## run.sh

```bash
#!/bin/bash
# the make line also repeats each setting of config.mk as NAME=value (left out here)
make -C /OpenROAD-flow-scripts/flow DESIGN_CONFIG=/design/flow/config.mk WORK_HOME=/design/flow/orfs CLKGATE_MAP_FILE= finish
```

## config.mk

```make
export PLATFORM = sky130hd
export DESIGN_NAME = breakout
export DESIGN_NICKNAME = breakout
export VERILOG_FILES = /design/flow/design.v
export SDC_FILE = /design/flow/constraint.sdc
export NUM_CORES = 4
export LEC_CHECK = 0
export ABC_AREA = 1
export CAP_MARGIN = 20
export CORE_MARGIN = 2
export CORE_UTILIZATION = 72
export PLACE_DENSITY_LB_ADDON = 0.01
export SETUP_SLACK_MARGIN = 3.18
export SLEW_MARGIN = 20
```

## constraint.sdc

```tcl
create_clock -name core_clock -period 12.2 [get_ports {clk}]
set_input_delay 2.4400 -clock core_clock [delete_from_list [all_inputs] [get_ports {clk}]]
set_output_delay 2.4400 -clock core_clock [all_outputs]
set_load 0.01 [all_outputs]
```

## design.v

```verilog
module clk_divider(
    input clk,
    input reset,
    output clk_d
);
    parameter 
		limit = 32'hbaa;  
	 reg [31:0] counter;
	 reg clk_buf;
	 assign clk_d = clk_buf;
    always @ (posedge clk) begin
      if (reset) begin
        counter = 32'h0;
        clk_buf <= 1'b0;
      end
      else begin
        counter = counter + 1;
        if(counter == (limit / 2) ) begin
            clk_buf <= !clk_buf;
            counter = 32'h0;
        end
      end
    end
endmodule
module sinewave_rom_do (
    input [4:0] address,
    output reg [3:0] data
);
    always @ (address) begin
        case (address)
            5'h0: data = 4'h8;
            5'h1: data = 4'h9;
            5'h2: data = 4'hA;
            5'h3: data = 4'hC;
            5'h4: data = 4'hD;
            5'h5: data = 4'hE;
            5'h6: data = 4'hE;
            5'h7: data = 4'hF;
            5'h8: data = 4'hF;
            5'h9: data = 4'hF;
            5'ha: data = 4'hE;
            5'hb: data = 4'hE;
            5'hc: data = 4'hD;
            5'hd: data = 4'hC;
            5'he: data = 4'hA;
            5'hf: data = 4'h9;
            5'h10: data = 4'h7;
            5'h11: data = 4'h6;
            5'h12: data = 4'h5;
            5'h13: data = 4'h3;
            5'h14: data = 4'h2;
            5'h15: data = 4'h1;
            5'h16: data = 4'h1;
            5'h17: data = 4'h0;
            5'h18: data = 4'h0;
            5'h19: data = 4'h0;
            5'h1a: data = 4'h1;
            5'h1b: data = 4'h1;
            5'h1c: data = 4'h2;
            5'h1d: data = 4'h3;
            5'h1e: data = 4'h5;
            5'h1f: data = 4'h6;
            default: data = 4'hX;
        endcase
    end
endmodule
`timescale 1ns / 1ps
module Paddle(
    input btn_left,
    input btn_right,
    input reset,
    input clk,
    input tick,
    output [9:0] pos
    );
	reg [9:0] position;
	assign pos = position;
	always @ (posedge clk) begin
		if(reset)begin
			position <= 10'd270;  
		end
		else if(tick) begin
		if(btn_left && position > 10)begin
			position <= position - 10;
		end
		else if (btn_right && position < 640 - 100 - 10)begin
			position <= position + 10;
		end
		end
	end
endmodule
`timescale 1ns / 1ps
module ball(
	input [9:0] paddle_x,
   	input reset,
   	input start,
   	input clk,
	input tick,
  	output [9:0] x_out,
   	output [9:0] y_out,
	output erase_enable,
	output [5:0] e_pos,
	output reg [2:0] play_sound1,
	output reg [1:0] active_data
   	);
	parameter
		SCREEN_W = 640,
		SCREEN_H = 480,
		BALL_SIZE = 7,
		BLOCK_SPACING_X = 10'd40,
		BLOCK_SPACING_Y = 10'd20,
		FIRST_ROW_Y = 10'd40,
		SECOND_ROW_Y = 10'd90,		
		THIRD_ROW_Y = 10'd140,
		FOURTH_ROW_Y = 10'd190,
		FIFTH_ROW_Y = 10'd240,
		BLOCK_WIDTH = 10'd80,
		BLOCK_HEIGHT = 10'd30;
	reg [9:0] ball_x;	
	reg [9:0] ball_y;
	reg signed [9:0] ball_dx;
	reg signed [9:0] ball_dy;
	reg [9:0] ball_x_q;
	reg [9:0] ball_y_q;
	reg erase_e_q;
	reg [5:0] erase_pos_q;
	reg [2:0] snd;
	reg [1:0] adata;
	assign x_out = ball_x_q;
	assign y_out = ball_y_q;
	reg erase_e;
	reg [5:0] erase_pos;
	reg [5:0] address;
	reg win;
	reg [1:0] active [24:0];
	reg [9:0] temp1;
	reg [9:0] temp2;
	reg [5:0] i;
	reg start_movement;
	assign e_pos = erase_pos_q;
	assign erase_enable = erase_e_q;
	always @ (posedge clk) begin
		ball_x = ball_x_q;
		ball_y = ball_y_q;
		erase_e = erase_e_q;
		erase_pos = erase_pos_q;
		snd = play_sound1;
		adata = active_data;
		if(reset)begin
			ball_x = 10'd270;
			ball_y = 10'd440 - BALL_SIZE;
			ball_dx = -10'd1;
			ball_dy = -10'd1;
			start_movement = 0;
			erase_e = 0;
			address = 6'd0;
			snd = 3'b000;
			for (i = 0; i < 20; i = i + 1) begin
				active[i] = 0;			
			end
		end
		else if(tick) begin
		erase_e = 0;
		if(start)
			start_movement = 1;
		if(!start_movement)begin
			ball_x = paddle_x + BALL_SIZE + 10'd40;
		end
		if(start_movement)begin
			if((ball_x) <= 0 || ball_x >= SCREEN_W - BALL_SIZE)  
			begin
				ball_dx = ball_dx * -1;
			end
			if(ball_y <= 1)  
			begin
				snd = 3'b001;
				ball_dy = ball_dy * -1;
			end
			if(ball_y > SCREEN_H - BALL_SIZE)  
			begin
				snd = 3'b100;
				ball_dy = 0;
			end	
			address = address + 10'd1;
			if(address >= 10'd10)
				address = 10'd0;
				if (address<5) begin
					temp1 = FIRST_ROW_Y;	
					temp2 = BLOCK_SPACING_X + (BLOCK_WIDTH + BLOCK_SPACING_X) *address;			
				end
				else if (address < 10) begin
					temp1 = SECOND_ROW_Y;
					temp2 = BLOCK_SPACING_X + (BLOCK_WIDTH + BLOCK_SPACING_X) *(address-5);
				end
				if(active[address] < 3) begin
					if(
						(ball_y >= temp1  && ball_y <= (temp1 + BLOCK_HEIGHT) )  && 
						(( (ball_x + BALL_SIZE) >= (temp2) && (ball_x - BALL_SIZE) <= temp2 ) 
							||	
							( (ball_x + BALL_SIZE) >= (temp2 + BLOCK_WIDTH) && (ball_x - BALL_SIZE) <= (temp2 + BLOCK_WIDTH) )
							)
					) begin
						erase_e = 1;
						erase_pos = address;
						ball_dx = ball_dx * -1;
						active[address] = active[address] + 1;
						snd = active[address];
						adata = active[address];
					end
					else if ( (ball_x >= temp2 && ball_x <= (temp2 + BLOCK_WIDTH)) && 
					(( (ball_y + BALL_SIZE) >= (temp1) && (ball_y - BALL_SIZE) <= temp1 ) || 
						( (ball_y + BALL_SIZE) >= (temp1 + BLOCK_HEIGHT) && (ball_y - BALL_SIZE) <= (temp1 + BLOCK_HEIGHT) )
					))
					begin
						erase_e = 1;
						erase_pos = address;
						ball_dy = ball_dy * -1;
						active[address] = active[address] + 1;
						snd = active[address];
						adata = active[address];
					end
				end
				if (address<5) begin
					temp1 = THIRD_ROW_Y;	
					temp2 = BLOCK_SPACING_X + (BLOCK_WIDTH + BLOCK_SPACING_X) *(address);			
				end
				else if (address < 10) begin
					temp1 = FOURTH_ROW_Y;
					temp2 = BLOCK_SPACING_X + (BLOCK_WIDTH + BLOCK_SPACING_X) *(address-5);
				end
				if(active[address + 10'd10] < 3) begin
					if(
						(ball_y >= temp1  && ball_y <= (temp1 + BLOCK_HEIGHT) )  && 
						(( (ball_x + BALL_SIZE) >= (temp2) && (ball_x - BALL_SIZE) <= temp2 ) 
							||	
							( (ball_x + BALL_SIZE) >= (temp2 + BLOCK_WIDTH) && (ball_x - BALL_SIZE) <= (temp2 + BLOCK_WIDTH) )
							)
					) begin
						erase_e = 1;
						erase_pos = address + 10'd10;
						ball_dx = ball_dx * -1;
						active[address + 10'd10] = active[address + 10'd10] + 1;
						snd = active[address + 10'd10];
						adata = active[address + 10'd10];
					end
					else if ( (ball_x >= temp2 && ball_x <= (temp2 + BLOCK_WIDTH)) && 
					(( (ball_y + BALL_SIZE) >= (temp1) && (ball_y - BALL_SIZE) <= temp1 ) || 
						( (ball_y + BALL_SIZE) >= (temp1 + BLOCK_HEIGHT) && (ball_y - BALL_SIZE) <= (temp1 + BLOCK_HEIGHT) )
					))
					begin
						erase_e = 1;
						erase_pos = address + 10'd10;
						ball_dy = ball_dy * -1;
						active[address + 10'd10] = active[address + 10'd10] + 1;
						snd = active[address + 10'd10];
						adata = active[address + 10'd10];
					end
				end
			win = 1;
			for (i = 0; i < 20; i = i + 1) begin
					if (active[i] < 3)
						win = 0;
			end
			if( ball_dy > 0 && (ball_x > paddle_x && ball_x < (paddle_x + 100)) && ( ( (ball_y + BALL_SIZE) >= 10'd439 && (ball_y - BALL_SIZE) < 10'd440) ) )  
			begin
				ball_dy = ball_dy * -1;
				snd = 3'b100;
				if ((ball_x < paddle_x + 25 || ball_x > paddle_x + 75) && (ball_dx == 1 || ball_dx == -1)) begin
					ball_dx = ball_dx * 2;
				end
				else if (ball_dx == 2) begin
					ball_dx = 1;
				end
				else if (ball_dx == -2) begin
					ball_dx = -1;
				end
			end
			if (win) begin
				ball_dx = 10'd0;
				ball_dy = 10'd0;
			end
			ball_x = ball_x + ball_dx;
			ball_y = ball_y + ball_dy;
		end
		end
		ball_x_q <= ball_x;
		ball_y_q <= ball_y;
		erase_e_q <= erase_e;
		erase_pos_q <= erase_pos;
		play_sound1 <= snd;
		active_data <= adata;
	end
endmodule
`timescale 1ns / 1ps
module VGA(
   input clk,
   output reg [5:0] RGB,
   output reg hsync,
   output reg vsync,
	output [9:0] hor_count,
	output [9:0] ver_count,
	input [2:0] rgb_in,
	input [9:0] paddle_pos,
	input [9:0] ball_x,
	input [9:0] ball_y,
	input reset,
	input active_write_enable,
	input [5:0] active_position,
	input [1:0] active_data
);
	parameter
		BALL_SIZE = 7,
		BLOCK_SPACING_X = 10'd40,
		BLOCK_WIDTH = 10'd80,
		BLOCK_HEIGHT = 10'd30,
		FIRST_ROW_Y = 10'd40,
		SECOND_ROW_Y = 10'd90,		
		THIRD_ROW_Y = 10'd140,
		FOURTH_ROW_Y = 10'd190,
		FIFTH_ROW_Y = 10'd240;
	reg [9:0] hcount;
	reg [9:0] vcount;
	assign hor_count = hcount;
	assign ver_count = vcount;
	reg [9:0] data_x [19:0];
	reg [9:0] data_y [19:0];
	reg [2:0] active [19:0];
	reg [4:0] i;
	reg [4:0] j;
	reg [5:0] block_colors [24:0];
	always @ (posedge clk) begin
		if(active_write_enable)
			active[active_position] <= active_data;
		if (reset) begin
			for (i = 0; i < 20; i = i + 1) begin
				if(i < 5) begin
					data_x[i] <= BLOCK_SPACING_X + (BLOCK_SPACING_X + BLOCK_WIDTH) * i;
					data_y[i] <= FIRST_ROW_Y;
					block_colors[i] <= 6'b001001;
					active[i] <= 0;
				end
				else if (i < 10) begin
					data_x[i] <= BLOCK_SPACING_X + ((BLOCK_SPACING_X + BLOCK_WIDTH) * (i-5));
					data_y[i] <= SECOND_ROW_Y;					
					block_colors[i] <= 6'b110101;
					active[i] <= 0;
				end
				else if (i < 15) begin
					data_x[i] <= BLOCK_SPACING_X + ((BLOCK_SPACING_X + BLOCK_WIDTH) * (i-10));
					data_y[i] <= THIRD_ROW_Y;					
					block_colors[i] <= 6'b011111;
					active[i] <= 0;
				end
				else if (i < 20) begin
					data_x[i] <= BLOCK_SPACING_X + ((BLOCK_SPACING_X + BLOCK_WIDTH) * (i-15));
					data_y[i] <= FOURTH_ROW_Y;					
					block_colors[i] <= 6'b100101;
					active[i] <= 0;
				end
				else if (i < 25) begin
					data_x[i] <= BLOCK_SPACING_X + ((BLOCK_SPACING_X + BLOCK_WIDTH) * (i-20));
					data_y[i] <= FIFTH_ROW_Y;					
					block_colors[i] <= 6'b000010;
					active[i] <= 0;
				end
			end
		end
	end
    always @ ( posedge clk)
    begin 
      if (reset) begin
        hcount = 0;
        vcount = 0;
        hsync = 1;
        vsync = 1;
        RGB = 6'b000;
      end
      else begin
      if (hcount == 799) begin
            hcount = 0;
            if (vcount == 524) begin
                vcount = 0;
				end
            else begin
                vcount = vcount + 1;
            end
			end
        else begin
            hcount = hcount + 1;
        end
        if (vcount >= 490 && vcount < 492) begin
            vsync = 0;
        end
        else begin
            vsync = 1;
        end
        if (hcount >= 656 && hcount < 752) begin
            hsync = 0;
        end
        else begin
            hsync = 1;
        end
        if (hcount < 640 && vcount < 480) begin
            RGB = 6'b000; 
        		if(vcount >= ball_y && vcount <= (ball_y + BALL_SIZE) 
        			&& hcount >= ball_x && hcount <= (ball_x + BALL_SIZE) )
        			RGB = 6'b111000; 
				if(vcount > 440 && vcount < 450 && 
					hcount > paddle_pos && hcount < paddle_pos + 100)begin 
					RGB = 6'b100001; 
				end
				else begin
				for (j = 0; j < 20; j = j + 1) begin
						if(active[j] != 2'b11 && (vcount >= data_y[j] && vcount <= (data_y[j] + BLOCK_HEIGHT)) 
							&& hcount >= data_x[j] && hcount <= (data_x[j] + BLOCK_WIDTH))
						begin
							RGB = block_colors[j] + active[j] + 6'b000001;
						end
				end
				end
        end
        else begin
            RGB = 6'b000;
        end
      end
    end
endmodule
`timescale 1ns / 1ps
module breakout(
		input clk,
		input reset_button,
		input start_button,
		input left_button,
		input right_button,
		input ball_tick,
		input paddle_tick,
		output [5:0] RGB,
		output hsync,
		output vsync,
		output [3:0] tono
    );
	wire [5:0] rgb;
	wire hs;
	wire vs;
	wire [9:0] hcount; 
	wire [9:0] vcount;
	wire [9:0] paddle_pos;
	wire [9:0] ball_x;
	wire [9:0] ball_y;
	wire erase_enable;
	wire [5:0] erase_pos;	
	Paddle pd(left_button, right_button, reset_button, clk, paddle_tick, paddle_pos);
	wire [2:0] data;
	wire [2:0] play_sound1;
	wire [1:0] active_data;
	ball bola(paddle_pos, reset_button, start_button, clk, ball_tick, ball_x, ball_y, erase_enable, erase_pos, play_sound1, active_data);
	assign data = 3'b000;
	VGA vga(clk, rgb, hs, vs, hcount, vcount, data, paddle_pos, ball_x, ball_y, reset_button, erase_enable, erase_pos, active_data);
	assign RGB = rgb;
	assign hsync = hs;
	assign vsync = vs;
	wire clk_out_do;
	wire clk_out_re;
	wire clk_out_mi;
	wire clk_out_sol;
	clk_divider #(.limit(32'hBAA)) clk_do (
			.clk(clk),
			.reset(reset_button),
			.clk_d(clk_out_do)
	);
	clk_divider #(.limit(32'hA64)) clk_re (
			.clk(clk),
			.reset(reset_button),
			.clk_d(clk_out_re)
	);
	clk_divider #(.limit(32'h941)) clk_mi (
			.clk(clk),
			.reset(reset_button),
			.clk_d(clk_out_mi)
	);
	clk_divider #(.limit(32'h7C9)) clk_sol ( 
			.clk(clk),
			.reset(reset_button),
			.clk_d(clk_out_sol)
	);
	reg [4:0] address_audio;
	reg temp;
	reg temp_prev;
	sinewave_rom_do rom_tono(address_audio, tono);
	always @(posedge clk) 
	begin
		if (reset_button)
			address_audio <= 5'd0;
		else if (temp && !temp_prev)
			address_audio <= address_audio + 1;
	end	
	always @ (posedge clk) begin
		if (reset_button) begin
			temp <= 0;
			temp_prev <= 0;
		end
		else begin
			temp_prev <= temp;
			case(play_sound1)
				3'b001: temp <= clk_out_do;
				3'b010: temp <= clk_out_re;
				3'b011: temp <= clk_out_mi;
				3'b100: temp <= clk_out_sol;
				default: temp <= 0;
			endcase
		end
	end
endmodule
```

==> impl_metrics.env, run 1 <==
# source this file to load flow results
export IMPL_final_max_slew_viol_count=0
export IMPL_fp_utilization_pct=72.97
export IMPL_required_ns=12.74
export IMPL_report_power_total_uw=12270
export IMPL_syn_inst=4873
export IMPL_comb_cell_power_uw=9500
export IMPL_max_stage_delay_ns=0.62
export IMPL_io_buffers=18
export IMPL_crit_buf_inv=18
export IMPL_worstReg2RegStart="bola.address[0]$_SDFFE_PP0P_"
export IMPL_grt_max_degree=92
export IMPL_drv_cap=0
export IMPL_drtIter0Drc=5565
export IMPL_top_area_cell="dfxtp_1"
export IMPL_rsz0062_at_grt="yes"
export IMPL_wl_per_cell_um=20.13
export IMPL_power_density_nw_per_um2=324.9
export IMPL_rr_endpoint="bola.ball_y_q[9]$_SDFFE_PP0P_"
export IMPL_logic_family="simple AND/OR/NAND/NOR gates"
export IMPL_p_int_uw=5743
export IMPL_ys_sh_xor_pct=6.968
export IMPL_vdd_drop_max_uv=292.0
export IMPL_synth_cell_types=81
export IMPL_hold_start="clk_do.counter[0]$_SDFF_PP0_"
export IMPL_globalRouteTotalUtil_pct=44.12
export IMPL_endpoint_kind="register"
export IMPL_r2r_cells=77
export IMPL_clockBufferDepth=3
export IMPL_cp_common_cell="inv_1"
export IMPL_maxSlewHeadroom_pct=25.14
export IMPL_dp_slack_ns=0.07925
export IMPL_ys_area_um2=32340
export IMPL_syn_area_um2=32340
export IMPL_pin_count=19
export IMPL_ctsHoldBuffers=0
export IMPL_min_to="clk_do.counter[0]$_SDFF_PP0_"
export IMPL_die_w_um=215.9
export IMPL_gp_congestion=1.113
export IMPL_antenna_found_initial=1
export IMPL_core_um2=44320
export IMPL_synth_top_cell_by_count="nand2_1"
export IMPL_drcViolationCount=0
export IMPL_ys_cells=4873
export IMPL_num_rows=77
export IMPL_cts_sinks=346
export IMPL_p_clk_share_pct=10.9
export IMPL_fin_util_pct=85.20
export IMPL_final_setup_skew_ns=0.04532
export IMPL_ys_sh_simple_pct=28.64
export IMPL_path_delay_family="simple AND/OR/NAND/NOR gates"
export IMPL_combPwrFrac_pct=77.4
export IMPL_status="failed layout checks"
export IMPL_fin_ws_ns=-0.6605
export IMPL_setup_viol=7
export IMPL_ys_flop_type="dfxtp_1"
export IMPL_critPathMaxFanout=10
export IMPL_fp_dieH_um=215.9
export IMPL_yosys_top_cells_count="904 x nand2_1, 753 x inv_1, 604 x nor2_1"
export IMPL_top_area_share_pct=19.75
export IMPL_yosysWarnings=13
export IMPL_max_freq_mhz=77.76
export IMPL_nets=5488
export IMPL_mux_share_pct=0
export IMPL_check_faults="negative setup slack"
export IMPL_pg_clk_uw=1340
export IMPL_seq_power_uw=1430
export IMPL_ys_seq_share_pct=22.25
export IMPL_start_kind="register"
export IMPL_r2r_slack_ns=-0.66
export IMPL_grt_remaining_overflow=0
export IMPL_clkTransAtPathRegs_ns=0.07
export IMPL_synth_area_top_cells="dfxtp_1 20%, ha_1 15%, nand2_1 10%, inv_1 8.7%, nor2_1 7.0%"
export IMPL_hold_violations=0
export IMPL_detail_route_antenna_nets=0
export IMPL_hold_path_class="reg2reg"
export IMPL_n_antenna_cell=0
export IMPL_synth_adder_area_share_pct=15.72
export IMPL_async_reset_ff_share_pct=0
export IMPL_cp_slowest_cell="o21ai_1"
export IMPL_insertion_delay_ns=0.64
export IMPL_power_group_top="combinational logic"
export IMPL_htree_levels=2
export IMPL_cts_tree="yes"
export IMPL_p_seq_share_pct=11.6
export IMPL_dp_hpwl_um=71520
export IMPL_endpoint="bola.ball_y_q[9]$_SDFFE_PP0P_"
export IMPL_hold_depth=1
export IMPL_area_growth_pct=16.76
export IMPL_grt_pass1_vias=33590
export IMPL_p_sw_share_pct=53.18
export IMPL_p_switching_uw=6523
export IMPL_ys_sh_aoi_pct=15.63
export IMPL_syn_avg_cell_area_um2=6.636
export IMPL_cts_buffers=40
export IMPL_path_depth=77
export IMPL_period_needed_ns=12.86
export IMPL_power_leakage_uw=0.01796
export IMPL_vias=36570
export IMPL_root_buffer="clkbuf_16"
export IMPL_synth_flops=346
export IMPL_fin_crit_sh_pct=105.4
export IMPL_critPathLaunch="bola.address[0]$_SDFFE_PP0P_"
export IMPL_avgViaCountPerCell=6.409
export IMPL_crit_arrival_ns=13.40
export IMPL_criticalPathCategory="reg2reg"
export IMPL_worst_slew_pin_slew_ns=1.123
export IMPL_warnings=89
export IMPL_synth_edff_count=27
export IMPL_grt_pass1_wl_um=168500
export IMPL_dieArea_um2=46630
export IMPL_first_pass_iters=14
export IMPL_wl_um=114900
-- through the flow --
step / hold WS, ns / setup TNS [ns] / cell area [µm²] / instances
2_1_floorplan: 0.4173 / 0 / 32600 / 4875
3_3_place_gp: 0.4272 / 0 / 33530 / 5457
3_5_place_dp: 0.4335 / 0 / 33530 / 5457
4_1_cts: 0.4456 / 0 / 36750 / 5661
5_1_grt: 0.4713 / -4.486 / 37760 / 5706
6_report: 0.4424 / -1.979 / 37760 / 5706
-- cell type report --
class | instances | area (µm²)
clock buffers | 57 | 1175
clock inverters | 17 | 274.0
fillers | 2691 | 6559
inverters | 776 | 2955
multi-input cells | 3653 | 23100
flip-flops and latches | 346 | 7207
well taps | 592 | 740.7
repair buffers | 263 | 2295
repair inverters | 2 | 15.01
-- routing by layer --
layer / GRT usage [%] / up-vias / wire length [µm]
met5: 0 / - / 0
met4: 26.07 / 0 / 9929
met3: 10.60 / 974 / 15350
met2: 71.11 / 2828 / 48360
met1: 53.61 / 16290 / 41230
li1: - / 16470 / -
-- what timing repair did --
item                       in CTS  in global routing
buffers inserted              125                 45
cloned                          5                  0
pin swaps                     117                100
resized                       212                157
setup endpoints to repair      96                 87
==> run 2: changes to the inputs <==
ABC_AREA = not set   (was 1)
CELL_PAD_IN_SITES_DETAIL_PLACEMENT = 1   (was not set)
CELL_PAD_IN_SITES_GLOBAL_PLACEMENT = 1   (was not set)
CORE_MARGIN = 8   (was 2)
CORE_UTILIZATION = 40   (was 72)
CTS_CLUSTER_DIAMETER = 318   (was not set)
HOLD_SLACK_MARGIN = 0.06   (was not set)
PLACE_DENSITY_LB_ADDON = not set   (was 0.01)
SETUP_SLACK_MARGIN = -1.58   (was 3.18)
clock period = 40.0 ns   (was 12.2 ns; I/O delays follow)
==> run 2 against run 1 <==
  * The run now finishes clean
  * Critical path type is now in2reg
  * Sequential power decreased by about 70%
  * Die size rose by 96%
  * Setup slack better by 19 ns
  * Sequential cell count did not move
  * Cell count down 6.4%
  * Sequential share of layout area rose by 1.1 points
  * First-iteration DRC count down 65%
  * Synthesized cell count shrank 12%
  * Wire length up 5.5%
  * Non-clock buffer count fell by 189
  * Largest cell class unchanged
==> impl_metrics.env, run 2 <==
# source this file to load flow results
export IMPL_status="finished clean"
export IMPL_mux_share_pct=1.787
export IMPL_endpoint="bola.ball_x_q[9]$_SDFFE_PP0P_"
export IMPL_clkTransAtPathRegs_ns=0.05
export IMPL_cts_sinks=346
export IMPL_worst_slew_pin_slew_ns=1.093
export IMPL_hold_path_class="reg2reg"
export IMPL_cts_buffers=46
export IMPL_criticalPathCategory="in2reg"
export IMPL_dieArea_um2=91310
export IMPL_pin_count=19
export IMPL_max_stage_delay_ns=0.67
export IMPL_endpoint_kind="register"
export IMPL_power_density_nw_per_um2=62.47
export IMPL_setup_tns_ns=0
export IMPL_synth_adder_area_share_pct=15.51
export IMPL_hold_depth=1
export IMPL_vdd_drop_max_uv=67.74
export IMPL_rsz0062_at_grt="no"
export IMPL_register_area_um2=7197
export IMPL_comb_cell_power_uw=1340
export IMPL_detail_route_antenna_nets=0
export IMPL_syn_inst=4290
export IMPL_synth_area_top_cells="dfxtp_1 19%, ha_1 15%, nor2_1 5.9%, xnor2_1 5.1%, nand2_1 4.8%"
export IMPL_r2r_slack_ns=20.90
export IMPL_fillerInstances=10010
export IMPL_stdcell_count=5338
export IMPL_first_pass_iters=5
export IMPL_grt_pass1_wl_um=189000
export IMPL_grt_pass1_vias=31610
export IMPL_post_cts_buffers=0
export IMPL_required_ns=40.51
export IMPL_cp_common_cell="a21oi_1"
export IMPL_vias=32040
export IMPL_grt_remaining_overflow=0
export IMPL_top_area_cell="dfxtp_1"
export IMPL_crit_buf_inv=6
export IMPL_seq_power_uw=426
export IMPL_grt_max_degree=67
export IMPL_period_needed_ns=21.50
export IMPL_critPathLaunch="start_button"
export IMPL_design_area_um2=35650
export IMPL_drtIter0Drc=1941
export IMPL_p_seq_share_pct=19.1
export IMPL_wl_per_cell_um=22.70
export IMPL_final_setup_skew_ns=0.05536
export IMPL_p_int_uw=1155
export IMPL_ys_seq_share_pct=21.97
export IMPL_p_switching_uw=1072
export IMPL_io_buffers=18
export IMPL_dp_cells=5250
export IMPL_syn_area_um2=32760
export IMPL_rr_endpoint="bola.ball_x_q[9]$_SDFFE_PP0P_"
export IMPL_max_freq_mhz=46.52
export IMPL_fp_dieH_um=302.2
export IMPL_report_power_total_uw=2227
export IMPL_pg_clk_uw=458
export IMPL_maxSlewHeadroom_pct=26.48
export IMPL_comb_area_um2=24170
export IMPL_hold_start="clk_mi.counter[0]$_SDFF_PP0_"
export IMPL_place_area_um2=33960
export IMPL_clockBufferDepth=3
export IMPL_hold_violations=0
export IMPL_top_area_share_pct=19.49
export IMPL_root_buffer="clkbuf_16"
export IMPL_cts_resized=0
export IMPL_p_sw_share_pct=48.15
export IMPL_gp_congestion=0.9535
export IMPL_ys_sh_xor_pct=8.682
export IMPL_core_um2=81580
export IMPL_dp_slack_ns=18.07
export IMPL_combPwrFrac_pct=60.3
export IMPL_fp_utilization_pct=40.15
export IMPL_p_clk_share_pct=20.6
export IMPL_syn_avg_cell_area_um2=7.636
export IMPL_avgViaCountPerCell=6.002
export IMPL_power_leakage_uw=0.01412
export IMPL_final_max_slew_viol_count=0
export IMPL_ys_sh_aoi_pct=22.49
export IMPL_path_delay_family="AND-OR/OR-AND gates"
export IMPL_globalRouteTotalUtil_pct=25.82
export IMPL_min_to="clk_mi.counter[0]$_SDFF_PP0_"
export IMPL_yosys_top_cells_count="512 x nor2_1, 421 x nand2_1, 387 x ha_1"
export IMPL_ys_flop_type="dfxtp_1"
export IMPL_fin_ws_ns=18.50
export IMPL_nets=4635
export IMPL_dp_hpwl_um=92540
export IMPL_yosysWarnings=13
export IMPL_start_kind="input port"
export IMPL_synth_edff_count=27
export IMPL_warnings=86
export IMPL_ys_sh_simple_pct=25.11
export IMPL_num_rows=105
export IMPL_area_growth_pct=8.831
export IMPL_synth_cell_types=117
export IMPL_die_w_um=302.2
export IMPL_ys_cells=4290
export IMPL_antenna_found_initial=2
export IMPL_drcViolationCount=0
export IMPL_crit_arrival_ns=22.01
export IMPL_async_reset_ff_share_pct=0
export IMPL_setup_viol=0
export IMPL_critPathMaxFanout=24
export IMPL_power_group_top="combinational logic"
export IMPL_r2r_cells=64
export IMPL_fin_crit_sh_pct=53.74
export IMPL_insertion_delay_ns=0.64
export IMPL_ctsHoldBuffers=0
export IMPL_worstReg2RegStart="bola.address[0]$_SDFFE_PP0P_"
export IMPL_path_depth=53
export IMPL_cts_tree="yes"
export IMPL_htree_levels=2
export IMPL_wl_um=121200
export IMPL_logic_family="simple AND/OR/NAND/NOR gates"
export IMPL_synth_flops=346
export IMPL_ys_area_um2=32760
export IMPL_drv_cap=0
export IMPL_synth_top_cell_by_count="nor2_1"
export IMPL_cp_slowest_cell="a41o_1"
==> run 2: per-stage QoR <==
stage | util (%) | hold WS [ns]
floorplan | - | 0.4175
global placement | 41.62 | 0.4343
detailed placement | 41.62 | 0.4452
CTS | 43.67 | 0.4581
global route | 43.70 | 0.4677
finish | 43.70 | 0.4496
==> run 2: per-layer routing <==
layer / vias up / GRT usage (%) / part of all wire (%)
met5: - / 0 / 0
met3: 163 / 2.954 / 4.5
met2: 652 / 41.05 / 44
met1: 15720 / 37.07 / 50
met4: 0 / 6.027 / 2.2
li1: 15500 / - / -
==> run 2: cell type report <==
class,instances,share of cell area (%)
timing repair buffer,74,1.709
inverter,178,1.874
tap,1070,3.755
clock inverter,22,0.9230
antenna,1,0.007019
clock buffer,64,3.759
multi-input combinational,3583,67.79
sequential,346,20.19
==> run 3: changes to the inputs <==
ABC_AREA = 1   (was not set)
CELL_PAD_IN_SITES_DETAIL_PLACEMENT = not set   (was 1)
CELL_PAD_IN_SITES_GLOBAL_PLACEMENT = not set   (was 1)
CORE_MARGIN = 2   (was 8)
CORE_UTILIZATION = 67   (was 40)
CTS_CLUSTER_DIAMETER = not set   (was 318)
CTS_CLUSTER_SIZE = 96   (was not set)
HOLD_SLACK_MARGIN = not set   (was 0.06)
SETUP_SLACK_MARGIN = not set   (was -1.58)
clock period = 23.5 ns   (was 40.0 ns; I/O delays follow)
==> run 3 against run 2 <==
  * Setup slack got worse by 11 ns
  * Register-to-register slack got worse by 12 ns
  * Largest cell class unchanged
  * Critical endpoint unchanged
  * Non-clock buffer count decreased by 41
  * Via count increased by 0.44%
  * First-iteration DRC count increased by 55%
  * Cell area decreased by 3.7%
  * Cell count increased by 3.0%
  * Critical path type unchanged
  * Die size decreased by 45%
  * Synthesized cell count increased by 14%
  * Sequential share of layout area increased by 0.77 points
  * Wire length decreased by 24%
  * Still clean on timing, DRC and antenna
==> impl_metrics.env, run 3 <==
# source this file to load flow results
export IMPL_synth_top_cell_by_count="nand2_1"
export IMPL_rr_endpoint="bola.ball_x_q[9]$_SDFFE_PP0P_"
export IMPL_comb_cell_power_uw=3150
export IMPL_critPathLaunch="start_button"
export IMPL_status="finished clean"
export IMPL_logic_family="simple AND/OR/NAND/NOR gates"
export IMPL_hold_depth=1
export IMPL_crit_arrival_ns=16.51
export IMPL_grt_pass1_wl_um=148800
export IMPL_root_buffer="clkbuf_16"
export IMPL_clkTransAtPathRegs_ns=0.06
export IMPL_hold_path_class="reg2reg"
export IMPL_final_setup_skew_ns=0.03196
export IMPL_ys_cells=4873
export IMPL_fp_utilization_pct=67.87
export IMPL_pg_clk_uw=698
export IMPL_criticalPathCategory="in2reg"
export IMPL_setup_tns_ns=0
export IMPL_ctsHoldBuffers=0
export IMPL_critPathMaxFanout=48
export IMPL_dieArea_um2=50040
export IMPL_mux_share_pct=0
export IMPL_pin_count=19
export IMPL_globalRouteTotalUtil_pct=36.27
export IMPL_setup_viol=0
export IMPL_num_rows=80
export IMPL_die_w_um=223.7
export IMPL_rsz0062_at_grt="no"
export IMPL_power_group_top="combinational logic"
export IMPL_yosys_top_cells_count="904 x nand2_1, 753 x inv_1, 604 x nor2_1"
export IMPL_p_int_uw=2123
export IMPL_hold_start="clk_mi.counter[0]$_SDFF_PP0_"
export IMPL_cp_common_cell="inv_1"
export IMPL_p_sw_share_pct=53.67
export IMPL_vias=32180
export IMPL_r2r_slack_ns=8.92
export IMPL_wl_met1_um=39880
export IMPL_warnings=87
export IMPL_start_kind="input port"
export IMPL_antenna_found_initial=0
export IMPL_required_ns=23.97
export IMPL_synth_area_top_cells="dfxtp_1 20%, ha_1 15%, nand2_1 10%, inv_1 8.7%, nor2_1 7.0%"
export IMPL_io_buffers=18
export IMPL_p_switching_uw=2459
export IMPL_max_freq_mhz=62.36
export IMPL_path_depth=59
export IMPL_ys_flop_type="dfxtp_1"
export IMPL_min_to="clk_mi.counter[0]$_SDFF_PP0_"
export IMPL_seq_power_uw=738
export IMPL_ys_sh_xor_pct=6.968
export IMPL_top_area_share_pct=19.75
export IMPL_path_delay_family="AND-OR/OR-AND gates"
export IMPL_dp_hpwl_um=70270
export IMPL_cts_buffers=42
export IMPL_nets=5256
export IMPL_n_antenna_cell=0
export IMPL_final_max_slew_viol_count=0
export IMPL_first_pass_iters=6
export IMPL_ys_area_um2=32340
export IMPL_vdd_drop_max_uv=121.8
export IMPL_dr_wl_met3_um=8080
export IMPL_grt_remaining_overflow=0
export IMPL_grt_pass1_vias=29660
export IMPL_ys_sh_simple_pct=28.64
export IMPL_endpoint="bola.ball_x_q[9]$_SDFFE_PP0P_"
export IMPL_report_power_total_uw=4582
export IMPL_cp_slowest_cell="a21oi_1"
export IMPL_hold_violations=0
export IMPL_power_leakage_uw=0.01650
export IMPL_cts_tree="yes"
export IMPL_syn_inst=4873
export IMPL_cts_sinks=346
export IMPL_wl_per_cell_um=16.76
export IMPL_period_needed_ns=16.04
export IMPL_r2r_cells=85
export IMPL_drcViolationCount=0
export IMPL_ys_sh_aoi_pct=15.63
export IMPL_insertion_delay_ns=0.60
export IMPL_max_stage_delay_ns=0.75
export IMPL_core_um2=47650
export IMPL_route_met2_wl_um=40480
export IMPL_area_growth_pct=6.179
export IMPL_gp_congestion=1.016
export IMPL_combPwrFrac_pct=68.7
export IMPL_clockBufferDepth=3
export IMPL_syn_avg_cell_area_um2=6.636
export IMPL_synth_edff_count=27
export IMPL_htree_levels=2
export IMPL_synth_cell_types=81
export IMPL_fin_crit_sh_pct=68.24
export IMPL_maxSlewHeadroom_pct=18.62
export IMPL_wl_um=92140
export IMPL_p_seq_share_pct=16.1
export IMPL_p_clk_share_pct=15.2
export IMPL_worstReg2RegStart="bola.address[0]$_SDFFE_PP0P_"
export IMPL_synth_adder_area_share_pct=15.72
export IMPL_detail_route_antenna_nets=0
export IMPL_endpoint_kind="register"
export IMPL_crit_buf_inv=13
export IMPL_worst_slew_pin_slew_ns=1.208
export IMPL_avgViaCountPerCell=5.852
export IMPL_top_area_cell="dfxtp_1"
export IMPL_async_reset_ff_share_pct=0
export IMPL_synth_flops=346
export IMPL_yosysWarnings=13
export IMPL_drv_cap=0
export IMPL_power_density_nw_per_um2=133.5
export IMPL_grt_max_degree=84
export IMPL_cts_resized=0
export IMPL_syn_area_um2=32340
export IMPL_highest_layer="met4"
export IMPL_ys_seq_share_pct=22.25
export IMPL_post_cts_buffers=0
export IMPL_fp_dieH_um=223.7
export IMPL_drtIter0Drc=3001
run 3: final cells by class:
class                      instances  area, µm²
tap                              615      769.5
clock inverter                    20      285.3
timing repair buffer              33      290.3
sequential                       346       7197
fill                            4115      13310
inverter                         776       2915
clock buffer                      58       1194
multi-input combinational       3651      21690
run 3: metrics by stage:
step	std cells	utilization, %	hold WS, ns	cell area [µm²]	setup WS, ns
6_report	5499	72.07	0.4470	34340	7.464
5_1_grt	5499	72.07	0.4693	34340	6.204
4_1_cts	5499	72.06	0.4531	34330	7.751
3_5_place_dp	5421	68.96	0.4400	32860	7.223
3_3_place_gp	5421	68.96	0.4281	32860	7.574
2_1_floorplan	4875	-	0.4173	32350	10.03
run 3: metal layers:
layer,vias up,track usage [%]
met1,14540,48.66
met5,-,0
li1,16040,-
met4,0,14.90
met2,1337,58.62
met3,265,5.207
==> run 4: changes to the inputs <==
CAP_MARGIN = 10   (was 20)
CORE_UTILIZATION = 72   (was 67)
CTS_CLUSTER_DIAMETER = 390   (was not set)
CTS_CLUSTER_SIZE = not set   (was 96)
MAX_ROUTING_LAYER = met4   (was not set)
PLACE_DENSITY_LB_ADDON = 0.02   (was not set)
SETUP_SLACK_MARGIN = 1.02   (was not set)
clock period = 12.2 ns   (was 23.5 ns; I/O delays follow)
==> run 4 against run 3 <==
  * Clock power rose by 85%
  * Wire length rose by 10%
  * Synthesized cell count did not move
  * Sequential share of layout area fell by 1.1 points
  * Total power rose by 130%
  * Clock-buffer cell count fell by 6
  * Global-route usage rose by 5.7 points
  * Setup slack got worse by 7.0 ns
  * Synthesized area did not move
==> impl_metrics.env, run 4 <==
# source this file to load flow results
export IMPL_status="finished clean"
export IMPL_start_kind="register"
export IMPL_hold_depth=1
export IMPL_holdWs_ns=0.4517
export IMPL_cp_common_cell="nand2_1"
export IMPL_r2r_slack_ns=0.45
export IMPL_fin_crit_sh_pct=96.30
export IMPL_logic_family="simple AND/OR/NAND/NOR gates"
export IMPL_hold_violations=0
export IMPL_ys_sh_aoi_pct=15.63
export IMPL_route_met2_wl_um=44580
export IMPL_wl_um=101500
export IMPL_max_stage_delay_ns=0.52
export IMPL_cts_tree="yes"
export IMPL_grt_max_degree=92
export IMPL_ys_flop_type="dfxtp_1"
export IMPL_highest_layer="met4"
export IMPL_path_delay_family="simple AND/OR/NAND/NOR gates"
export IMPL_syn_avg_cell_area_um2=6.636
export IMPL_worstReg2RegStart="bola.address[0]$_SDFFE_PP0P_"
export IMPL_hold_start="clk_mi.counter[0]$_SDFF_PP0_"
export IMPL_globalRouteTotalUtil_pct=42.01
export IMPL_die_w_um=215.9
export IMPL_criticalPathCategory="reg2reg"
export IMPL_crit_arrival_ns=12.23
export IMPL_mux_share_pct=0
export IMPL_p_seq_share_pct=13.7
export IMPL_endpoint="bola.ball_x_q[9]$_SDFFE_PP0P_"
export IMPL_synth_cell_types=81
export IMPL_period_needed_ns=11.75
export IMPL_grt_pass1_vias=32050
export IMPL_htree_levels=2
export IMPL_detail_route_antenna_nets=0
export IMPL_dieArea_um2=46630
export IMPL_dr_wl_met3_um=10570
export IMPL_nets=5417
export IMPL_setup_viol=0
export IMPL_gp_congestion=1.043
export IMPL_combPwrFrac_pct=74.0
export IMPL_clkTransAtPathRegs_ns=0.06
export IMPL_maxSlewHeadroom_pct=25.64
export IMPL_ys_sh_simple_pct=28.64
export IMPL_cp_slowest_cell="fa_1"
export IMPL_rsz0062_at_grt="yes"
export IMPL_clockBufferDepth=3
export IMPL_path_depth=87
export IMPL_vdd_drop_max_uv=318.1
export IMPL_synth_top_cell_by_count="nand2_1"
export IMPL_final_setup_skew_ns=0.02968
export IMPL_final_max_slew_viol_count=0
export IMPL_cts_buffers=40
export IMPL_required_ns=12.68
export IMPL_crit_buf_inv=19
export IMPL_cts_sinks=346
export IMPL_fp_utilization_pct=72.97
export IMPL_antenna_found_initial=2
export IMPL_power_density_nw_per_um2=288.1
export IMPL_worst_slew_pin_slew_ns=1.115
export IMPL_first_pass_iters=14
export IMPL_area_growth_pct=12.24
export IMPL_syn_area_um2=32340
export IMPL_top_area_cell="dfxtp_1"
export IMPL_wl_met1_um=39120
export IMPL_avgViaCountPerCell=6.112
export IMPL_fp_dieH_um=215.9
export IMPL_r2r_cells=87
export IMPL_vias=34440
export IMPL_comb_area_um2=22450
export IMPL_fillerInstances=3154
export IMPL_synth_edff_count=27
export IMPL_report_power_total_uw=10460
export IMPL_io_buffers=18
export IMPL_hold_path_class="reg2reg"
export IMPL_wl_per_cell_um=18.01
export IMPL_drtIter0Drc=4299
export IMPL_warnings=87
export IMPL_p_clk_share_pct=12.3
export IMPL_top_area_share_pct=19.75
export IMPL_max_freq_mhz=85.12
export IMPL_power_leakage_uw=0.01737
export IMPL_pin_count=19
export IMPL_ys_seq_share_pct=22.25
export IMPL_p_switching_uw=5560
export IMPL_endpoint_kind="register"
export IMPL_min_to="clk_mi.counter[0]$_SDFF_PP0_"
export IMPL_p_int_uw=4897
export IMPL_synth_adder_area_share_pct=15.72
export IMPL_core_um2=44320
export IMPL_seq_power_uw=1430
export IMPL_ctsHoldBuffers=0
export IMPL_insertion_delay_ns=0.59
export IMPL_syn_inst=4873
export IMPL_ys_sh_xor_pct=6.968
export IMPL_pg_clk_uw=1290
export IMPL_comb_cell_power_uw=7740
export IMPL_ys_area_um2=32340
export IMPL_yosysWarnings=13
export IMPL_async_reset_ff_share_pct=0
export IMPL_p_sw_share_pct=53.17
export IMPL_rr_endpoint="bola.ball_x_q[9]$_SDFFE_PP0P_"
export IMPL_critPathLaunch="bola.address[0]$_SDFFE_PP0P_"
export IMPL_synth_area_top_cells="dfxtp_1 20%, ha_1 15%, nand2_1 10%, inv_1 8.7%, nor2_1 7.0%"
export IMPL_drcViolationCount=0
export IMPL_drv_cap=0
export IMPL_ys_cells=4873
export IMPL_critPathMaxFanout=10
export IMPL_dp_hpwl_um=71090
export IMPL_power_group_top="combinational logic"
export IMPL_dp_cells=5457
export IMPL_root_buffer="clkbuf_16"
export IMPL_yosys_top_cells_count="904 x nand2_1, 753 x inv_1, 604 x nor2_1"
export IMPL_synth_flops=346
export IMPL_num_rows=77
export IMPL_grt_remaining_overflow=0
export IMPL_grt_pass1_wl_um=157500
export IMPL_stdcell_count=5634
export IMPL_register_area_um2=7203
[run 4: per-stage QoR]
stage	instance area, µm²	setup TNS [ns]	util [%]	setup slack [ns]
finish	36300	0	81.90	0.4514
CTS	35450	0	79.99	1.017
detailed placement	33270	-0.9473	75.08	-0.4071
floorplan	32350	0	-	1.207
global route	36300	-0.3000	81.90	-0.1683
global placement	33270	0	75.08	0.04949
[run 4: area by class of cell]
cell class,count,area share (%)
antenna,2,0.01379
clock buffer,52,3.020
clock inverter,19,0.7928
inverter,776,8.073
multi-input combinational,3653,61.85
sequential,346,19.84
tap,592,2.041
timing repair buffer,194,4.367
[run 4: layer usage]
layer  GRT usage [%]  vias to the layer above
met5               -                        -
met4           23.79                        0
met3           6.850                      617
met2           66.78                     2072
met1           50.68                    15400
li1                -                    16350
[run 4: timing repair]
item                                    4_1_cts  5_1_grt
buffers inserted                             58       42
cloned                                        1        3
endpoints found under the setup margin       19       18
gates resized                                97      121
pin swaps                                    32       89
==> run 5: changes to the inputs <==
ABC_AREA = not set   (was 1)
CAP_MARGIN = 20   (was 10)
CORE_UTILIZATION = 40   (was 72)
CTS_CLUSTER_DIAMETER = not set   (was 390)
MAX_ROUTING_LAYER = not set   (was met4)
PLACE_DENSITY_LB_ADDON = not set   (was 0.02)
SETUP_SLACK_MARGIN = not set   (was 1.02)
clock period = 23.4 ns   (was 12.2 ns; I/O delays follow)
==> run 5 against run 4 <==
  * Combinational power down 71%
  * Clock-buffer cell count up 9
  * Critical endpoint unchanged
  * Clock skew is 0.0099 ns higher
  * Synthesized area up 1.3%
  * Still clean on timing, DRC and antenna
  * Largest power group unchanged
  * Cell area decreased by 2.7%
  * Sequential cell count is the same
  * Setup slack improved by 4.7 ns
  * Cell count is 5.8% lower
  * Fmax decreased by 36%
==> impl_metrics.env, run 5 <==
# source this file to load flow results
export IMPL_comb_cell_power_uw=2230
export IMPL_endpoint_kind="register"
export IMPL_root_buffer="clkbuf_16"
export IMPL_power_density_nw_per_um2=102.9
export IMPL_drcViolationCount=0
export IMPL_worstReg2RegStart="bola.address[0]$_SDFFE_PP0P_"
export IMPL_hold_path_class="reg2reg"
export IMPL_yosysWarnings=13
export IMPL_fp_dieH_um=290.2
export IMPL_syn_inst=4290
export IMPL_crit_arrival_ns=18.75
export IMPL_post_cts_buffers=0
export IMPL_syn_avg_cell_area_um2=7.636
export IMPL_seq_power_uw=728
export IMPL_final_setup_skew_ns=0.03955
export IMPL_pg_clk_uw=679
export IMPL_ys_sh_simple_pct=25.11
export IMPL_yosys_top_cells_count="512 x nor2_1, 421 x nand2_1, 387 x ha_1"
export IMPL_clkTransAtPathRegs_ns=0.07
export IMPL_setup_tns_ns=0
export IMPL_dieArea_um2=84200
export IMPL_start_kind="register"
export IMPL_criticalPathCategory="reg2reg"
export IMPL_cts_buffers=43
export IMPL_vdd_drop_max_uv=73.53
export IMPL_crit_buf_inv=7
export IMPL_htree_levels=2
export IMPL_endpoint="bola.ball_x_q[9]$_SDFFE_PP0P_"
export IMPL_area_growth_pct=7.815
export IMPL_r2r_cells=65
export IMPL_wl_per_cell_um=19.84
export IMPL_critPathMaxFanout=15
export IMPL_maxSlewHeadroom_pct=27.63
export IMPL_critPathLaunch="bola.address[0]$_SDFFE_PP0P_"
export IMPL_ys_seq_share_pct=21.97
export IMPL_ys_sh_aoi_pct=22.49
export IMPL_wl_um=105300
export IMPL_cp_common_cell="ha_1"
export IMPL_synth_top_cell_by_count="nor2_1"
export IMPL_holdWs_ns=0.4317
export IMPL_ys_flop_type="dfxtp_1"
export IMPL_antenna_found_initial=1
export IMPL_num_rows=104
export IMPL_worst_slew_pin_slew_ns=1.072
export IMPL_drv_cap=0
export IMPL_ys_area_um2=32760
export IMPL_dp_hpwl_um=79130
export IMPL_p_seq_share_pct=20.0
export IMPL_max_freq_mhz=54.79
export IMPL_dp_cells=5235
export IMPL_final_max_slew_viol_count=0
export IMPL_pin_count=19
export IMPL_avgViaCountPerCell=5.967
export IMPL_grt_remaining_overflow=0
export IMPL_syn_area_um2=32760
export IMPL_ys_sh_xor_pct=8.682
export IMPL_path_delay_family="AND-OR/OR-AND gates"
export IMPL_setup_viol=0
export IMPL_detail_route_antenna_nets=0
export IMPL_fp_utilization_pct=40.54
export IMPL_first_pass_iters=6
export IMPL_required_ns=23.90
export IMPL_path_depth=65
export IMPL_power_leakage_uw=0.01396
export IMPL_p_clk_share_pct=18.7
export IMPL_cts_sinks=346
export IMPL_n_antenna_cell=0
export IMPL_ctsHoldBuffers=0
export IMPL_p_switching_uw=1745
export IMPL_hold_violations=0
export IMPL_insertion_delay_ns=0.61
export IMPL_synth_edff_count=27
export IMPL_top_area_cell="dfxtp_1"
export IMPL_stdcell_count=5308
export IMPL_rsz0062_at_grt="no"
export IMPL_vias=31670
export IMPL_nets=4626
export IMPL_drtIter0Drc=2755
export IMPL_synth_area_top_cells="dfxtp_1 19%, ha_1 15%, nor2_1 5.9%, xnor2_1 5.1%, nand2_1 4.8%"
export IMPL_grt_pass1_vias=29480
export IMPL_clockBufferDepth=3
export IMPL_die_w_um=290.2
export IMPL_power_group_top="combinational logic"
export IMPL_ys_cells=4290
export IMPL_mux_share_pct=1.787
export IMPL_p_sw_share_pct=48.02
export IMPL_core_um2=80810
export IMPL_async_reset_ff_share_pct=0
export IMPL_globalRouteTotalUtil_pct=24.14
export IMPL_io_buffers=18
export IMPL_logic_family="simple AND/OR/NAND/NOR gates"
export IMPL_cts_tree="yes"
export IMPL_hold_depth=1
export IMPL_synth_flops=346
export IMPL_synth_adder_area_share_pct=15.51
export IMPL_r2r_slack_ns=5.15
export IMPL_max_stage_delay_ns=0.66
export IMPL_cts_resized=0
export IMPL_warnings=85
export IMPL_fin_crit_sh_pct=77.99
export IMPL_combPwrFrac_pct=61.3
export IMPL_synth_cell_types=117
export IMPL_gp_congestion=1.006
export IMPL_period_needed_ns=18.25
export IMPL_status="finished clean"
export IMPL_hold_start="bola.temp1[3]$_DFF_P_"
export IMPL_top_area_share_pct=19.49
export IMPL_rr_endpoint="bola.ball_x_q[9]$_SDFFE_PP0P_"
export IMPL_grt_max_degree=72
export IMPL_grt_pass1_wl_um=166000
export IMPL_p_int_uw=1890
export IMPL_cp_slowest_cell="or4b_2"
[run 5: per-layer routing]
layer,track usage [%],wire length [µm],part of all wire [%]
met5,0,0,0
met4,8.626,3677,3.5
met3,3.304,7238,6.9
met2,38.45,46160,44
met1,33.25,48220,46
[run 5: area by class of cell]
cell class | instances | area [µm²]
Timing Repair Buffer | 68 | 556.8
Clock buffer | 61 | 1246
Sequential cell | 346 | 7197
Tap cell | 1060 | 1326
Inverter | 178 | 668.1
Fill cell | 8154 | 45490
Clock inverter | 12 | 167.7
Multi-Input combinational cell | 3583 | 24160
[run 5: per-stage QoR]
| step | cell area, µm² | worst slack, ns | util [%] | total power [µW] |
|---|---|---|---|---|
| 6_report | 35320 | 5.150 | 43.71 | 3635 |
| 3_5_place_dp | 33910 | 5.204 | 41.96 | 2915 |
| 3_3_place_gp | 33910 | 5.652 | 41.96 | 2910 |
| 4_1_cts | 35320 | 5.327 | 43.71 | 3613 |
| 2_1_floorplan | 32770 | 8.472 | - | 2338 |
| 5_1_grt | 35320 | 3.873 | 43.71 | 3913 |
==> run 6: changes to the inputs <==
CORE_MARGIN = 4   (was 2)
CTS_CLUSTER_SIZE = 72   (was not set)
GPL_ROUTABILITY_DRIVEN = 0   (was not set)
SETUP_SLACK_MARGIN = 1.11   (was not set)
clock period = 14.9 ns   (was 23.4 ns; I/O delays follow)
==> run 6 against run 5 <==
  * Register-to-register slack got worse by 3.5 ns
  * Utilization rose by 2.3 points
  * Critical path depth rose by 1
  * Clock skew rose by 0.00085 ns
  * Setup slack got worse by 3.5 ns
  * Cell count rose by 2.4%
  * Fmax rose by 38%
  * Sequential power rose by 57%
==> impl_metrics.env, run 6 <==
# source this file to load flow results
export IMPL_die_w_um=294.2
export IMPL_ys_sh_aoi_pct=22.49
export IMPL_r2r_slack_ns=1.67
export IMPL_dr_wl_met3_um=8809
export IMPL_vdd_drop_max_uv=129.9
export IMPL_max_freq_mhz=75.57
export IMPL_warnings=85
export IMPL_start_kind="register"
export IMPL_clockBufferDepth=3
export IMPL_cts_buffers=45
export IMPL_hold_start="clk_mi.counter[0]$_SDFF_PP0_"
export IMPL_register_area_um2=7202
export IMPL_path_depth=66
export IMPL_combPwrFrac_pct=63.4
export IMPL_num_rows=104
export IMPL_n_antenna_cell=0
export IMPL_core_um2=80810
export IMPL_period_needed_ns=13.23
export IMPL_critPathMaxFanout=8
export IMPL_final_max_slew_viol_count=0
export IMPL_maxSlewHeadroom_pct=18.74
export IMPL_rsz0062_at_grt="no"
export IMPL_seq_power_uw=1140
export IMPL_io_buffers=18
export IMPL_required_ns=15.39
export IMPL_yosysWarnings=13
export IMPL_path_delay_family="AND-OR/OR-AND gates"
export IMPL_hold_violations=0
export IMPL_grt_remaining_overflow=0
export IMPL_cts_sinks=346
export IMPL_dp_cells=5308
export IMPL_wl_um=106600
export IMPL_ys_sh_simple_pct=25.11
export IMPL_rr_endpoint="bola.ball_y_q[9]$_SDFFE_PP0P_"
export IMPL_status="finished clean"
export IMPL_insertion_delay_ns=0.61
export IMPL_antenna_found_initial=0
export IMPL_synth_adder_area_share_pct=15.51
export IMPL_highest_layer="met4"
export IMPL_detail_route_antenna_nets=0
export IMPL_ys_flop_type="dfxtp_1"
export IMPL_drv_cap=0
export IMPL_fp_utilization_pct=40.54
export IMPL_area_growth_pct=13.46
export IMPL_cts_tree="yes"
export IMPL_ys_cells=4290
export IMPL_setup_viol=0
export IMPL_synth_edff_count=27
export IMPL_route_met2_wl_um=45960
export IMPL_mux_share_pct=1.787
export IMPL_comb_cell_power_uw=3970
export IMPL_crit_buf_inv=8
export IMPL_stdcell_count=5436
export IMPL_power_leakage_uw=0.01481
export IMPL_nets=4746
export IMPL_top_area_share_pct=19.49
export IMPL_synth_top_cell_by_count="nor2_1"
export IMPL_criticalPathCategory="reg2reg"
export IMPL_fin_crit_sh_pct=88.81
export IMPL_grt_pass1_vias=29970
export IMPL_syn_inst=4290
export IMPL_synth_cell_types=117
export IMPL_synth_area_top_cells="dfxtp_1 19%, ha_1 15%, nor2_1 5.9%, xnor2_1 5.1%, nand2_1 4.8%"
export IMPL_pg_clk_uw=1150
export IMPL_htree_levels=2
export IMPL_endpoint_kind="register"
export IMPL_wl_met1_um=47690
export IMPL_max_stage_delay_ns=0.53
export IMPL_grt_max_degree=66
export IMPL_report_power_total_uw=6255
export IMPL_p_sw_share_pct=46.98
export IMPL_clkTransAtPathRegs_ns=0.06
export IMPL_final_setup_skew_ns=0.04040
export IMPL_comb_area_um2=24880
export IMPL_vias=32500
export IMPL_pin_count=19
export IMPL_top_area_cell="dfxtp_1"
export IMPL_crit_arrival_ns=13.72
export IMPL_ys_seq_share_pct=21.97
export IMPL_syn_area_um2=32760
export IMPL_dieArea_um2=86540
export IMPL_power_density_nw_per_um2=168.3
export IMPL_p_clk_share_pct=18.4
export IMPL_power_group_top="combinational logic"
export IMPL_ys_area_um2=32760
export IMPL_async_reset_ff_share_pct=0
export IMPL_cp_slowest_cell="fa_1"
export IMPL_fp_dieH_um=294.2
export IMPL_r2r_cells=66
export IMPL_ys_sh_xor_pct=8.682
export IMPL_yosys_top_cells_count="512 x nor2_1, 421 x nand2_1, 387 x ha_1"
export IMPL_avgViaCountPerCell=5.979
export IMPL_root_buffer="clkbuf_16"
export IMPL_p_seq_share_pct=18.2
export IMPL_critPathLaunch="bola.address[1]$_SDFFE_PP0P_"
export IMPL_fillerInstances=7994
export IMPL_drcViolationCount=0
export IMPL_endpoint="bola.ball_y_q[9]$_SDFFE_PP0P_"
export IMPL_logic_family="simple AND/OR/NAND/NOR gates"
export IMPL_p_int_uw=3316
export IMPL_grt_pass1_wl_um=167500
export IMPL_p_switching_uw=2938
export IMPL_wl_per_cell_um=19.61
export IMPL_min_to="clk_mi.counter[0]$_SDFF_PP0_"
export IMPL_globalRouteTotalUtil_pct=23.67
export IMPL_syn_avg_cell_area_um2=7.636
export IMPL_hold_path_class="reg2reg"
export IMPL_hold_depth=1
export IMPL_synth_flops=346
export IMPL_worst_slew_pin_slew_ns=1.204
export IMPL_worstReg2RegStart="bola.address[1]$_SDFFE_PP0P_"
export IMPL_first_pass_iters=10
export IMPL_drtIter0Drc=3227
export IMPL_dp_hpwl_um=78960
[run 6: layout make-up]
type                    instances  area share (%)
flip-flops and latches        346           19.38
multi-input cells            3583           66.94
well taps                    1060           3.568
clock buffers                  61           3.464
inverters                     178           1.818
repair buffers                186           4.046
clock inverters                22          0.7844
[run 6: repair_timing]
| item | in CTS | in global routing |
|---|---|---|
| pin swaps | 15 | 43 |
| cloned | 0 | 1 |
| endpoints found under the setup margin | 18 | 14 |
| hold endpoints to repair | 0 | 0 |
| resized | 51 | 89 |
| setup buffers | 16 | 28 |
| hold buffers | 0 | 0 |
[run 6: per-stage QoR]
step | hold slack (ns) | cell area, µm² | utilization, % | setup TNS (ns) | setup WS, ns
floorplan | 0.4175 | 32860 | - | 0 | 1.111
global placement | 0.4324 | 34550 | 42.75 | 0 | 0.03706
detailed placement | 0.4435 | 34550 | 42.75 | -0.9343 | -0.5212
CTS | 0.4518 | 36500 | 45.16 | 0 | 1.158
global route | 0.4731 | 37170 | 45.99 | 0 | 1.084
finish | 0.4487 | 37170 | 45.99 | 0 | 1.667
[run 6: metal layers]
metal	vias up	global-route usage, %
li1	15770	-
met1	15100	32.86
met2	1340	36.95
met3	288	4.091
met4	0	8.457
met5	-	0
==> run 7: changes to the inputs <==
CORE_MARGIN = 2   (was 4)
CTS_CLUSTER_SIZE = not set   (was 72)
GPL_ROUTABILITY_DRIVEN = not set   (was 0)
SETUP_SLACK_MARGIN = not set   (was 1.11)
clock period = 40.0 ns   (was 14.9 ns; I/O delays follow)
==> run 7 against run 6 <==
  * Register-to-register slack better by 19 ns
  * Clock-buffer cell count is 8 higher
  * Clock power is 64% lower
  * Total power is 66% lower
  * Critical path depth is 13 lower
  * Clock skew is 0.0053 ns lower
  * Setup slack better by 17 ns
  * Synthesized area stayed put
  * Via count is 2.7% lower
  * Cell area is 4.6% lower
  * Largest cell class unchanged
  * Largest power group unchanged
==> impl_metrics.env, run 7 <==
# source this file to load flow results
export IMPL_status="finished clean"
export IMPL_max_freq_mhz=46.30
export IMPL_busiest_layer="met2"
export IMPL_root_buffer="clkbuf_16"
export IMPL_p_sw_share_pct=47.98
export IMPL_drtIter0Drc=2861
export IMPL_post_cts_buffers=0
export IMPL_combPwrFrac_pct=61.1
export IMPL_hold_depth=2
export IMPL_async_reset_ff_share_pct=0
export IMPL_ys_area_um2=32760
export IMPL_p_seq_share_pct=19.8
export IMPL_setup_tns_ns=0
export IMPL_ys_sh_aoi_pct=22.49
export IMPL_ys_flop_type="dfxtp_1"
export IMPL_grt_pass1_wl_um=167800
export IMPL_grt_use_met3_pct=3.709
export IMPL_vdd_drop_max_uv=37.06
export IMPL_rsz0062_at_grt="no"
export IMPL_warnings=85
export IMPL_die_w_um=290.2
export IMPL_fin_ws_ns=18.40
export IMPL_synth_flops=346
export IMPL_num_rows=104
export IMPL_ys_sh_xor_pct=8.682
export IMPL_cts_resized=0
export IMPL_power_group_top="combinational logic"
export IMPL_hold_start="vga.active[17][1]$_SDFFE_PP0P_"
export IMPL_worst_slew_pin_slew_ns=1.199
export IMPL_yosys_top_cells_count="512 x nor2_1, 421 x nand2_1, 387 x ha_1"
export IMPL_globalRouteTotalUtil_pct=24.41
export IMPL_dieArea_um2=84200
export IMPL_cts_buffers=45
export IMPL_power_leakage_uw=0.01403
export IMPL_place_area_um2=33940
export IMPL_maxSlewHeadroom_pct=18.03
export IMPL_comb_cell_power_uw=1310
export IMPL_endpoint="bola.ball_x_q[9]$_SDFFE_PP0P_"
export IMPL_setup_viol=0
export IMPL_top_area_share_pct=19.49
export IMPL_dp_hpwl_um=80010
export IMPL_grt_pass1_vias=29610
export IMPL_pin_count=19
export IMPL_top_area_cell="dfxtp_1"
export IMPL_ys_sh_simple_pct=25.11
export IMPL_vias=31620
export IMPL_cts_tree="yes"
export IMPL_insertion_delay_ns=0.61
export IMPL_drv_cap=0
export IMPL_endpoint_kind="register"
export IMPL_synth_area_top_cells="dfxtp_1 19%, ha_1 15%, nor2_1 5.9%, xnor2_1 5.1%, nand2_1 4.8%"
export IMPL_cp_common_cell="a21oi_1"
export IMPL_max_stage_delay_ns=0.69
export IMPL_ctsHoldBuffers=0
export IMPL_worstReg2RegStart="bola.address[0]$_SDFFE_PP0P_"
export IMPL_gp_congestion=0.9708
export IMPL_design_area_um2=35460
export IMPL_fp_utilization_pct=40.54
export IMPL_path_depth=53
export IMPL_syn_area_um2=32760
export IMPL_cts_sinks=346
export IMPL_critPathLaunch="start_button"
export IMPL_synth_top_cell_by_count="nor2_1"
export IMPL_antenna_found_initial=0
export IMPL_cp_slowest_cell="a41o_1"
export IMPL_final_setup_skew_ns=0.03505
export IMPL_dp_slack_ns=18.09
export IMPL_dp_cells=5240
export IMPL_criticalPathCategory="in2reg"
export IMPL_min_to="vga.active[17][1]$_SDFFE_PP0P_"
export IMPL_p_switching_uw=1030
export IMPL_met1_usage_pct=33.50
export IMPL_first_pass_iters=6
export IMPL_wl_per_cell_um=19.94
export IMPL_r2r_slack_ns=20.89
export IMPL_io_buffers=18
export IMPL_critPathMaxFanout=24
export IMPL_logic_family="simple AND/OR/NAND/NOR gates"
export IMPL_avgViaCountPerCell=5.941
export IMPL_hold_violations=0
export IMPL_p_clk_share_pct=19.1
export IMPL_htree_levels=2
export IMPL_yosysWarnings=13
export IMPL_stdcell_count=5323
export IMPL_seq_power_uw=426
export IMPL_ys_cells=4290
export IMPL_grt_max_degree=72
export IMPL_syn_inst=4290
export IMPL_nets=4633
export IMPL_hold_path_class="reg2reg"
export IMPL_start_kind="input port"
export IMPL_p_int_uw=1117
export IMPL_synth_adder_area_share_pct=15.51
export IMPL_final_max_slew_viol_count=0
export IMPL_required_ns=40.51
export IMPL_clkTransAtPathRegs_ns=0.06
export IMPL_r2r_cells=65
export IMPL_rr_endpoint="bola.ball_x_q[9]$_SDFFE_PP0P_"
export IMPL_clockBufferDepth=3
export IMPL_fin_util_pct=43.88
export IMPL_pg_clk_uw=409
export IMPL_fp_dieH_um=290.2
export IMPL_crit_arrival_ns=22.11
export IMPL_period_needed_ns=21.60
export IMPL_detail_route_antenna_nets=0
export IMPL_syn_avg_cell_area_um2=7.636
export IMPL_drcViolationCount=0
export IMPL_gr_usage_met2_pct=39.24
export IMPL_mux_share_pct=1.787
export IMPL_crit_buf_inv=6
export IMPL_wl_um=106200
export IMPL_core_um2=80810
export IMPL_area_growth_pct=8.242
export IMPL_fin_crit_sh_pct=53.99
export IMPL_synth_edff_count=27
export IMPL_path_delay_family="AND-OR/OR-AND gates"
export IMPL_ys_seq_share_pct=21.97
export IMPL_grt_remaining_overflow=0
export IMPL_synth_cell_types=117
export IMPL_power_density_nw_per_um2=60.54
[run 7: stage by stage]
stage	hold WS (ns)	total power [µW]
global route	0.4652	2315
global placement	0.4297	1711
finish	0.4532	2147
CTS	0.4543	2136
floorplan	0.4175	1368
detailed placement	0.4386	1712
[run 7: cell type report]
type	count	area, µm²
tap	1060	1326
clock buffer	69	1349
sequential	346	7197
inverter	178	668.1
clock inverter	13	165.2
multi-input combinational	3583	24160
timing repair buffer	73	594.3
fill	8213	45350
antenna	1	2.502
[run 7: routing by layer]
metal	vias up	routed length, µm	part of all wire, %
met5	-	0	0
met4	0	3264	3.1
met3	214	6814	6.4
met2	1008	47310	45
met1	14910	48760	46
li1	15490	-	-
Power is estimated from default activity; no workload was simulated.
